==> trial 24 <==
// cordic_stage
module cordic_stage (clk, reset, X_i, Y_i, Z_i, X_O, Y_O, Z_O);
==> flow/config.mk <==
export PLATFORM = sky130hd
export DESIGN_NAME = cordic_stage
export DESIGN_NICKNAME = cordic_stage
export VERILOG_FILES = /design/flow/design.v
export SDC_FILE = /design/flow/constraint.sdc
export NUM_CORES = 4
export LEC_CHECK = 0
export ABC_AREA = 1
export CAP_MARGIN = 5
export CELL_PAD_IN_SITES_GLOBAL_PLACEMENT = 0
export CORE_MARGIN = 2
export CORE_UTILIZATION = 72
export CTS_CLUSTER_SIZE = 72
export GPL_ROUTABILITY_DRIVEN = 0
export GPL_TIMING_DRIVEN = 1
export MAX_ROUTING_LAYER = met4
export MIN_ROUTING_LAYER = met1
export PLACE_DENSITY = 0.65
export SLEW_MARGIN = 0
export TNS_END_PERCENT = 90
==> flow/constraint.sdc <==
create_clock -name core_clock -period 1.57 [get_ports {clk}]
set_input_delay 0.3140 -clock core_clock [delete_from_list [all_inputs] [get_ports {clk}]]
set_output_delay 0.3140 -clock core_clock [all_outputs]
set_load 0.01 [all_outputs]
run.sh (not shown) runs the stock make flow with config.mk's settings and CLKGATE_MAP_FILE=.
==> inputs of trial 37, as changes to trial 24 <==
- CAP_MARGIN: 5 -> 20
- CELL_PAD_IN_SITES_GLOBAL_PLACEMENT: 0 -> default
- CTS_CLUSTER_DIAMETER: default -> 395
- CTS_CLUSTER_SIZE: 72 -> default
- GPL_ROUTABILITY_DRIVEN: 0 -> default
- GPL_TIMING_DRIVEN: 1 -> default
- MAX_ROUTING_LAYER: met4 -> default
- MIN_ROUTING_LAYER: met1 -> default
- PLACE_DENSITY: 0.65 -> default
- SLEW_MARGIN: 0 -> 20
- TNS_END_PERCENT: 90 -> 45
==> flow/constraint.sdc (replaced) <==
create_clock -name core_clock -period 2.66 [get_ports {clk}]
set_input_delay 0.5320 -clock core_clock [delete_from_list [all_inputs] [get_ports {clk}]]
set_output_delay 0.5320 -clock core_clock [all_outputs]
set_load 0.01 [all_outputs]
==> inputs of build 3, as changes to trial 24 <==
- ABC_AREA: 1 -> default
- CAP_MARGIN: 5 -> 20
- CELL_PAD_IN_SITES_GLOBAL_PLACEMENT: 0 -> default
- CTS_CLUSTER_DIAMETER: default -> 357
- CTS_CLUSTER_SIZE: 72 -> 32
- GPL_ROUTABILITY_DRIVEN: 0 -> default
- GPL_TIMING_DRIVEN: 1 -> default
- MAX_ROUTING_LAYER: met4 -> default
- MIN_ROUTING_LAYER: met1 -> default
- PLACE_DENSITY: 0.65 -> default
- SLEW_MARGIN: 0 -> 20
- TNS_END_PERCENT: 90 -> default
==> flow/constraint.sdc (replaced) <==
create_clock -name core_clock -period 2.85 [get_ports {clk}]
set_input_delay 0.5700 -clock core_clock [delete_from_list [all_inputs] [get_ports {clk}]]
set_output_delay 0.5700 -clock core_clock [all_outputs]
set_load 0.01 [all_outputs]
==> summary of the runs <==
Trial 24 failed in 3_5_place_dp on DPL-0038. Build 3 stopped in 5_1_grt (GRT-0232). Trial 37 completed and failed the layout checks on negative setup slack. In die area, trial 37 and trial 24 do not differ. Synthesized area is the same in trial 24 and trial 37. In build 3 the synthesized cell count is lower than in trial 37, by 22%.

---

==> 03-10: inputs <==
Starting RTL as in the previous note.
==> flow/config.mk <==
export PLATFORM = sky130hd
export DESIGN_NAME = cordic_stage
export DESIGN_NICKNAME = cordic_stage
export VERILOG_FILES = /design/flow/design.v
export SDC_FILE = /design/flow/constraint.sdc
export NUM_CORES = 4
export LEC_CHECK = 0
export CAP_MARGIN = 5
export CELL_PAD_IN_SITES_GLOBAL_PLACEMENT = 0
export CORE_MARGIN = 2
export CORE_UTILIZATION = 61
export CTS_CLUSTER_SIZE = 43
export GPL_ROUTABILITY_DRIVEN = 0
export GPL_TIMING_DRIVEN = 1
export MAX_ROUTING_LAYER = met4
export MIN_ROUTING_LAYER = met1
export SLEW_MARGIN = 0
==> flow/constraint.sdc <==
create_clock -name core_clock -period 3.36 [get_ports {clk}]
set_input_delay 0.6720 -clock core_clock [delete_from_list [all_inputs] [get_ports {clk}]]
set_output_delay 0.6720 -clock core_clock [all_outputs]
set_load 0.01 [all_outputs]
==> inputs of 05-02, as changes to 03-10 <==
==> flow/config.mk (replaced) <==
export PLATFORM = sky130hd
export DESIGN_NAME = cordic_stage
export DESIGN_NICKNAME = cordic_stage
export VERILOG_FILES = /design/flow/design.v
export SDC_FILE = /design/flow/constraint.sdc
export NUM_CORES = 4
export LEC_CHECK = 0
export CAP_MARGIN = 20
export CORE_MARGIN = 2
export CORE_UTILIZATION = 70
export PLACE_DENSITY = 0.91
export SETUP_SLACK_MARGIN = 0.92
export SLEW_MARGIN = 20
==> flow/constraint.sdc (replaced) <==
create_clock -name core_clock -period 3.17 [get_ports {clk}]
set_input_delay 0.6340 -clock core_clock [delete_from_list [all_inputs] [get_ports {clk}]]
set_output_delay 0.6340 -clock core_clock [all_outputs]
set_load 0.01 [all_outputs]
==> inputs of 02-23, as changes to 03-10 <==
==> flow/config.mk (replaced) <==
export PLATFORM = sky130hd
export DESIGN_NAME = cordic_stage
export DESIGN_NICKNAME = cordic_stage
export VERILOG_FILES = /design/flow/design.v
export SDC_FILE = /design/flow/constraint.sdc
export NUM_CORES = 4
export LEC_CHECK = 0
export CAP_MARGIN = 20
export CORE_MARGIN = 2
export CORE_UTILIZATION = 70
export SLEW_MARGIN = 20
==> flow/constraint.sdc (replaced) <==
create_clock -name core_clock -period 3.17 [get_ports {clk}]
set_input_delay 0.6340 -clock core_clock [delete_from_list [all_inputs] [get_ports {clk}]]
set_output_delay 0.6340 -clock core_clock [all_outputs]
set_load 0.01 [all_outputs]
==> inputs of 04-21, as changes to 03-10 <==
==> flow/config.mk (replaced) <==
export PLATFORM = sky130hd
export DESIGN_NAME = cordic_stage
export DESIGN_NICKNAME = cordic_stage
export VERILOG_FILES = /design/flow/design.v
export SDC_FILE = /design/flow/constraint.sdc
export NUM_CORES = 4
export LEC_CHECK = 0
export CAP_MARGIN = 20
export CORE_MARGIN = 2
export CORE_UTILIZATION = 40
export SETUP_SLACK_MARGIN = 0.2
export SLEW_MARGIN = 20
==> flow/constraint.sdc (replaced) <==
create_clock -name core_clock -period 3.52 [get_ports {clk}]
set_input_delay 0.7040 -clock core_clock [delete_from_list [all_inputs] [get_ports {clk}]]
set_output_delay 0.7040 -clock core_clock [all_outputs]
set_load 0.01 [all_outputs]
==> impl_metrics.env <==
# flow metrics
export IMPL_stop_stage="global routing (5_1_grt)"
export IMPL_die_w_um=291.5
export IMPL_status="stopped before the end"
export IMPL_coreArea_mm2=0.08198
export IMPL_fp_util_pct=70.57
export IMPL_rows=105
export IMPL_die_h_um=291.5
export IMPL_dieArea_mm2=0.08496
export IMPL_numCtsBuffers=86
(the above is from 05-02)
==> impl_metrics.env <==
# physical design summary
export IMPL_status="finished clean"
export IMPL_dieArea_mm2=0.09732
export IMPL_yosysTopAreaCell="dfxtp_1"
export IMPL_numCtsBuffers=88
export IMPL_port_buffers=97
export IMPL_met2_usage_pct=51.45
export IMPL_synthesis_nets=7832
export IMPL_rows=112
export IMPL_seq_area_share_pct=24.08
export IMPL_stdcell_area_mm2=0.06516
export IMPL_skew_ps=24.60
export IMPL_finalSetupViolCount=0
export IMPL_path_cells="or4_1 -> or2_2 -> o31ai_4 -> xnor2_1 -> clkdlybuf4s15_1"
export IMPL_coreArea_mm2=0.09361
export IMPL_fp_util_pct=61.80
export IMPL_die_h_um=312.0
export IMPL_die_w_um=312.0
export IMPL_cp_arrival_ps=2620
(the above is from 03-10)
==> impl_metrics.env <==
# physical design summary
export IMPL_rows=105
export IMPL_so_faults="negative setup slack"
export IMPL_dieArea_mm2=0.08496
export IMPL_fp_util_pct=70.57
export IMPL_numCtsBuffers=84
export IMPL_setup_slack_ps=-38.75
export IMPL_status="complete, but fails checks"
export IMPL_finalSetupViolCount=2
export IMPL_die_w_um=291.5
export IMPL_die_h_um=291.5
export IMPL_comb_area_mm2=0.04136
(the above is from 02-23)
==> impl_metrics.env <==
# physical design summary
export IMPL_die_h_um=384.3
export IMPL_path_delay_family="simple AND/OR/NAND/NOR gates"
export IMPL_numCtsBuffers=90
export IMPL_antenna_cells=0
export IMPL_design_seq_count=783
export IMPL_rows=139
export IMPL_status="finished clean"
export IMPL_grt_use_total_pct=20.20
export IMPL_num_fill_cells=14153
export IMPL_maxSlewHeadroom_pct=52.36
export IMPL_dieArea_mm2=0.1477
(the above is from 04-21)
